==> inputs of 08-04 <==
## ATM_TOP
module ATM_TOP #(parameter  P_WIDTH = 16,
                            B_WIDTH = 20, 
							C_WIDTH = 6)
( 
    input   wire                    clk,
    input   wire                    rst,
	input wire [C_WIDTH-1:0]         card_number,
	input wire                       card_in,
    input wire                      button_0,
    input wire                      button_1,
    input wire                      button_2,
    input wire                      button_3,
    input wire                      button_4,
    input wire                      button_5,
    input wire                      button_6,
    input wire                      button_7,
    input wire                      button_8,
    input wire                      button_9,
    input wire                      enter_button,
    input wire                      cancel_button,
    input wire                      withdraw_button,
    input wire                      deposit_button,
    input wire                      show_balance,
	input wire                      another_service,
    input wire                      English_button,
    input wire                      Arabic_button,
	input wire                      multiple_100_button,
    input wire                      multiple_1000_button,
    input wire     [B_WIDTH-1:0]     actual_deposit_value,
	input wire [31:0]                threshold,
	output wire	                         card_out,
	output wire  [B_WIDTH-1:0]     updated_balance,  
	output wire                    operation_done, 
	output wire                    error,
	output wire                    wrong_password
	);
==> flow/config.mk <==
export PLATFORM = sky130hd
export DESIGN_NAME = ATM_TOP
export DESIGN_NICKNAME = ATM_TOP
export VERILOG_FILES = /design/flow/design.v
export SDC_FILE = /design/flow/constraint.sdc
export NUM_CORES = 4
export LEC_CHECK = 0
export ABC_AREA = 1
export CAP_MARGIN = 10
export CORE_MARGIN = 2
export CORE_UTILIZATION = 72
export CTS_CLUSTER_SIZE = 74
export GPL_ROUTABILITY_DRIVEN = 1
export MAX_ROUTING_LAYER = met5
export MIN_ROUTING_LAYER = met1
export PLACE_DENSITY = 0.67
export SETUP_SLACK_MARGIN = -0.18
export SLEW_MARGIN = 20
==> flow/constraint.sdc <==
create_clock -name core_clock -period 3.11 [get_ports {clk}]
set_input_delay 0.6220 -clock core_clock [delete_from_list [all_inputs] [get_ports {clk}]]
set_output_delay 0.6220 -clock core_clock [all_outputs]
set_load 0.01 [all_outputs]
run.sh (not shown) runs the stock make flow with config.mk's settings and CLKGATE_MAP_FILE=.
==> 03-13: changes against 08-04 <==
- ABC_AREA: 1 -> unset
- CAP_MARGIN: 10 -> 5
- CTS_CLUSTER_SIZE: 74 -> 22
- GPL_ROUTABILITY_DRIVEN: 1 -> unset
- MAX_ROUTING_LAYER: met5 -> unset
- MIN_ROUTING_LAYER: met1 -> unset
- PLACE_DENSITY: 0.67 -> 0.66
- SETUP_SLACK_MARGIN: -0.18 -> -0.35
==> flow/constraint.sdc (replaced) <==
create_clock -name core_clock -period 3.7 [get_ports {clk}]
set_input_delay 0.7400 -clock core_clock [delete_from_list [all_inputs] [get_ports {clk}]]
set_output_delay 0.7400 -clock core_clock [all_outputs]
set_load 0.01 [all_outputs]
==> 11-05: changes against 08-04 <==
- ABC_AREA: 1 -> 0
- CAP_MARGIN: 10 -> 20
- CTS_CLUSTER_DIAMETER: unset -> 196
- CTS_CLUSTER_SIZE: 74 -> 13
- GPL_ROUTABILITY_DRIVEN: 1 -> unset
- MAX_ROUTING_LAYER: met5 -> unset
- MIN_ROUTING_LAYER: met1 -> unset
- PLACE_DENSITY: 0.67 -> unset
- PLACE_DENSITY_LB_ADDON: unset -> 0.28
- SETUP_SLACK_MARGIN: -0.18 -> 0.94
==> flow/constraint.sdc (replaced) <==
create_clock -name core_clock -period 3.39 [get_ports {clk}]
set_input_delay 0.6780 -clock core_clock [delete_from_list [all_inputs] [get_ports {clk}]]
set_output_delay 0.6780 -clock core_clock [all_outputs]
set_load 0.01 [all_outputs]
==> comparison table <==
quantity	03-13	08-04	11-05
Run status	finished with violations	finished with violations	aborted with a tool error
Failing step	-	-	global routing (5_1_grt)
Reasons for failing layout checks	negative setup slack	negative setup slack	-
Delay of the slowest cell on the worst path	0.58 ns	0.46 ns	-
Reported clock group power	3.65 mW	4.61 mW	-
Number of ordinary and repair buffers in the finished layout	213	275	-
Worst reg2reg path endpoint	U0_ATM_FSM.updated_balance[18]	U0_ATM_FSM.updated_balance[15]	-
Max IR drop VDD	0.481 mV	0.470 mV	-
Ant. Diodes	0	1	-
Worst-case headroom to the max-slew limit	0.408	0.237	-
Accumulated negative setup slack	-0.485 ns	-1.39 ns	-
Count of nets after finishing	2014	2911	-
Area fraction in full adders, half adders and majority gates	0.0304	0.0285	0.0304
Combinational gates	1234	1942	-
Fraction of power spent switching nets	0.284	0.319	-
Routed length on met1	19.6 mm	23.0 mm	-
Clock tree from TritonCTS	yes	yes	-
Max capacitance violation total	0	0	-
Unique masters post-synth	70	57	70
Cell resize tally after clock tree synthesis	1	24	81
Power and IR drop assume default switching activity.
